==> build 9 <==
// archon_top
module archon_top (
    input wire clk,
    input wire reset,  
    input wire [15:0] external_entropy_in,  
    input wire [7:0] analog_entropy_raw,    
    input wire [1:0] ml_predicted_action,  
    input wire ml_risk_flag_top,           
    input wire manual_lock_top,            
    input wire analog_lock_override,
    input wire analog_flush_override,
    input wire quantum_override_signal,  
    input wire [1:0] mission_profile,          
    input wire override_authentication_valid,  
    input wire [7:0] entropy_threshold_fsm,    
    output wire [3:0] cpu_debug_pc,
    output wire [15:0] cpu_debug_instr,
    output wire cpu_debug_stall,
    output wire cpu_debug_flush,
    output wire cpu_debug_lock,
    output wire [7:0] cpu_debug_fsm_entropy_log,
    output wire [2:0] cpu_debug_fsm_instr_type_log,
    output wire cpu_debug_hazard_flag,
    output wire [1:0] cpu_debug_fsm_state,
    output wire cpu_debug_shock_detected,
    output wire [1:0] cpu_debug_classified_entropy,
    output wire system_enable_fire_pulse  
);
  ...
Settings: LEC_CHECK=0, ABC_AREA=0, CAP_MARGIN=15, CELL_PAD_IN_SITES_DETAIL_PLACEMENT=2, CELL_PAD_IN_SITES_GLOBAL_PLACEMENT=3, CORE_ASPECT_RATIO=0.56, CORE_MARGIN=4, CORE_UTILIZATION=69, CTS_CLUSTER_SIZE=75, GPL_ROUTABILITY_DRIVEN=0, MAX_ROUTING_LAYER=met5, PLACE_DENSITY_LB_ADDON=0.22, SETUP_SLACK_MARGIN=1.76, SLEW_MARGIN=0, TNS_END_PERCENT=95; clock period 10.2 ns.
run.sh (not shown) runs the stock make flow with config.mk's settings and CLKGATE_MAP_FILE=.
==> trial 69 (differences from build 9) <==
==> flow/config.mk (replaced) <==
export PLATFORM = sky130hd
export DESIGN_NAME = archon_top
export DESIGN_NICKNAME = archon_top
export VERILOG_FILES = /design/flow/design.v
export SDC_FILE = /design/flow/constraint.sdc
export NUM_CORES = 4
export LEC_CHECK = 0
export CAP_MARGIN = 20
export CORE_MARGIN = 2
export CORE_UTILIZATION = 71
export CTS_CLUSTER_DIAMETER = 224
export SLEW_MARGIN = 20
==> flow/constraint.sdc (replaced) <==
create_clock -name core_clock -period 10.7 [get_ports {clk}]
set_input_delay 2.1400 -clock core_clock [delete_from_list [all_inputs] [get_ports {clk}]]
set_output_delay 2.1400 -clock core_clock [all_outputs]
set_load 0.01 [all_outputs]
==> trial 73 (differences from build 9) <==
==> flow/config.mk (replaced) <==
export PLATFORM = sky130hd
export DESIGN_NAME = archon_top
export DESIGN_NICKNAME = archon_top
export VERILOG_FILES = /design/flow/design.v
export SDC_FILE = /design/flow/constraint.sdc
export NUM_CORES = 4
export LEC_CHECK = 0
export ABC_AREA = 1
export CAP_MARGIN = 15
export CORE_ASPECT_RATIO = 0.99
export CORE_MARGIN = 2
export CORE_UTILIZATION = 57
export CTS_CLUSTER_SIZE = 32
export MAX_ROUTING_LAYER = met4
export PLACE_DENSITY_LB_ADDON = 0.22
export SLEW_MARGIN = 15
export TNS_END_PERCENT = 95
==> flow/constraint.sdc (replaced) <==
create_clock -name core_clock -period 12.2 [get_ports {clk}]
set_input_delay 2.4400 -clock core_clock [delete_from_list [all_inputs] [get_ports {clk}]]
set_output_delay 2.4400 -clock core_clock [all_outputs]
set_load 0.01 [all_outputs]
==> comparison <==
Build 9 never finished: it broke off in 3_1_place_gp_skip_io with FLW-0024. Trial 73 completed without violations. Trial 69 completed, yet does not pass: negative setup slack. Synthesized cell count: trial 73 is higher than trial 69 (13%). Of trial 73 and trial 69, trial 69 has the higher wire length (gap 3.3%, measured against trial 69). First-iteration DRC count: trial 69 is lower than trial 73 (2.5%). Clock power: trial 69 is higher than trial 73 (about 9%). Of trial 69 and trial 73, trial 73 has the higher sequential share of layout area (gap 1.8 points). Between trial 69 and trial 73, the lower clock-buffer cell count is in trial 69 (gap 1). In trial 69 the worst setup slack is worse than in trial 73, by 0.94 ns. Between trial 69 and trial 73, the lower register-to-register slack is in trial 69 (gap 1.7 ns). Against trial 73, the non-clock buffer count of trial 69 is higher by 37. In trial 73 the global-route usage is lower than in trial 69, by 4.8 points.
==> figures <==
	trial 69	build 9	trial 73
Final Instance Area	30700 sq um	-	28900 sq um
Drt via density	6.32	-	5.60
DRC viols	0	-	0
Comb pwr share	0.271	-	0.695
Input/output buffers	68	-	68
Logic power comb	1.10 mW	-	6.15 mW
H-tree level count	2	-	2
Worst-path clk slew	0.06 ns	-	0.06 ns
Worst-Margin Slew	0.992 ns	-	1.09 ns
Largest buffer count on any clock path	3	-	3
Largest vdd supply drop	0.135 mV	-	1.29 mV
Unrepaired setup endpoints after global routing	yes	-	no
Synthesized area per cell	9.89 sq um	9.89 sq um	8.25 sq um
Highest routed layer	met4	-	met4
CP max stage delay	0.55 ns	-	0.56 ns
Number of stages on the worst hold path	0	-	0
Post-Synth Adder-Cell Area	0.197	0.197	0.210
Synthesized area	27700 sq um	27700 sq um	26000 sq um
Timing endpoint of the critical path	cpu_debug_hazard_flag	-	cpu_debug_hazard_flag
Antenna viol nets, final	0	-	0
Run status	failed layout checks	stopped before the end	complete, no violations
Failing step	-	3_1_place_gp_skip_io	-
Layout check failures	negative setup slack	-	-
Slew Viols, Final	0	-	0
No activity file was given, so power comes from the tool's default toggle rates.
